## v2
// ARM
module ARM(
	input clk, rst,
	output [32 - 1:0] imem_addr,
	input [32 - 1:0] imem_data,
	output [32 - 1:0] dmem_addr,
	output [32 - 1:0] dmem_wdata,
	output dmem_read,
	output dmem_write,
	input [32 - 1:0] dmem_rdata,
	input dmem_ready
);
Settings: LEC_CHECK=0, CAP_MARGIN=20, CELL_PAD_IN_SITES_GLOBAL_PLACEMENT=3, CORE_MARGIN=3, CORE_UTILIZATION=26, CTS_CLUSTER_DIAMETER=56, CTS_CLUSTER_SIZE=31, HOLD_SLACK_MARGIN=0.26, MAX_ROUTING_LAYER=met4, PLACE_DENSITY=0.52, SETUP_SLACK_MARGIN=-0.52, SLEW_MARGIN=5, TNS_END_PERCENT=50; clock period 29.9 ns.
run.sh (not shown) runs the stock make flow with config.mk's settings and CLKGATE_MAP_FILE=.
## Diff of input files: v54 against v2
Settings: a change of CORE_MARGIN from 3 to 2; a deleted HOLD_SLACK_MARGIN that had been 0.26; a deleted PLACE_DENSITY that had been 0.52; a change of CORE_UTILIZATION from 26 to 57; a deleted CTS_CLUSTER_DIAMETER that had been 56; a deleted SETUP_SLACK_MARGIN that had been -0.52; a change of SLEW_MARGIN from 5 to 20; a deleted CELL_PAD_IN_SITES_GLOBAL_PLACEMENT that had been 3; a deleted MAX_ROUTING_LAYER that had been met4; a change of TNS_END_PERCENT from 50 to 5; a deleted CTS_CLUSTER_SIZE that had been 31; a change of the clock period (ns, I/O delays scaled along) from 29.9 to 17.1.
### Flow results
v54: flow complete, layout not clean; failing: negative setup slack
Compared with v2, in v54 distinct cell type count of the synthesized netlist held, filler cell count went down by 16100, buffer share of cell area increased by 6.4 points relative to the old numbers.
v2 → v54: leakage power total has increased; post-route core utilization rose by 38 points; worst-path maximum fanout lost 9; antenna cell count went up.
| smallest hold slack | v54 vs v2 | ≈ equal |
What v2 reported for total CTS buffers has to be multiplied by 0.76 to get the figure for v54.
NOTE total non-filler cell area in the finished layout v2->v54 increased by a few percent
Clock latency reported for the late side of the worst-skew pair was higher in the run labelled v2.
Changes in v36 relative to v54:
Settings: a change of CORE_UTILIZATION from 57 to 55; an added CTS_CLUSTER_DIAMETER of 380; an added SETUP_SLACK_MARGIN of 3.12; an added PLACE_DENSITY_LB_ADDON of 0.1; an added CELL_PAD_IN_SITES_GLOBAL_PLACEMENT of 0; a change of the clock period (ns, I/O delays scaled along) from 17.1 to 11.2.
==> comparison <==
v36: it failed with a tool error in global routing, so there are no final results.
NOTE: die height in v36 exceeds that of v54
Taking v36 as 1.0, v54 lands at 0.939 on number of placed instances, taps included.
Re number of input and output port buffers inserted: no difference whatsoever between v54 and v36.
Changes observed in v36 relative to v54: initial cell density of the core now smaller; cell area reported after detailed placement rose by about 7%; total standard cell area after synthesis saw little to no change.
Input changes introduced in v20 (baseline for comparison: v36):
Settings: removing CELL_PAD_IN_SITES_GLOBAL_PLACEMENT (formerly 0); changing CORE_UTILIZATION from 55 to 58; removing CTS_CLUSTER_DIAMETER (formerly 380); removing SETUP_SLACK_MARGIN (formerly 3.12); removing PLACE_DENSITY_LB_ADDON (formerly 0.1); changing the clock period (ns, I/O delays scaled along) from 11.2 to 13.4.
### Flow results
The remaining runs in v20 and v36 completed every stage, whereas v36 halted early.
In v20 the implementation completed, yet the final layout does not meet the checks, the culprit being negative setup slack.
| routability congestion estimate from global placement | lower: v36 |
[v20] post-detailed-placement cell area fell about 0.8% relative to v36
Looking at number of gates given a new drive strength after cts, v20 sits 332 below v36.
Input changes introduced in v49 (baseline for comparison: v20):
Settings: setting HOLD_SLACK_MARGIN to 0.3 for the first time; setting CTS_CLUSTER_DIAMETER to 362 for the first time; setting CTS_CLUSTER_SIZE to 31 for the first time; changing CORE_UTILIZATION from 58 to 72; setting PLACE_DENSITY_LB_ADDON to 0.01 for the first time; removing TNS_END_PERCENT (formerly 5); setting SETUP_SLACK_MARGIN to 3.59 for the first time; setting ABC_AREA to 1 for the first time.
Findings:
Seen in the log of v49: GRT-0232 during global routing, after which the run never completed.
Going from v20 to v49, number of buffers inserted during clock tree synthesis lost 58, xor/xnor share of the synthesized area lost 1.5 points, top-level I/O count held steady, area of placed instances went down by 5300 µm².
Modified inputs, v22 compared to v49
Settings: SETUP_SLACK_MARGIN: 3.59 -> 2.91; TNS_END_PERCENT: unset -> 5; PLACE_DENSITY_LB_ADDON: 0.01 -> unset; CORE_UTILIZATION: 72 -> 57; CTS_CLUSTER_DIAMETER: 362 -> unset; CTS_CLUSTER_SIZE: 31 -> unset; HOLD_SLACK_MARGIN: 0.3 -> unset; the clock period (ns, I/O delays scaled along): 13.4 -> 11.4.
### Flow results
- Tool error GRT-0116 stopped v22 during global routing; no final results.
- v22 vs. v49: cell total after placement moved up, chip height moved up, deepest clock path buffer count level, row count moved up.
- Final HPWL from detailed placement, v49 and v22, lower one = v49.
- Re post-synthesis share of cell area spent on and, or, nand and nor gates: no difference whatsoever between v49 and v22.
- The die extent in x of v22 is higher than that of v49.
- For the placeable core region, v22 came in 26% higher than v49 did.
- Diff v22..v49 | number of synthesized register bits | unchanged
- Changes observed in v22 relative to v49: floorplan die area rose about 26%; deepest level of the CTS H-tree has increased.
Power and IR drop assume default switching activity.
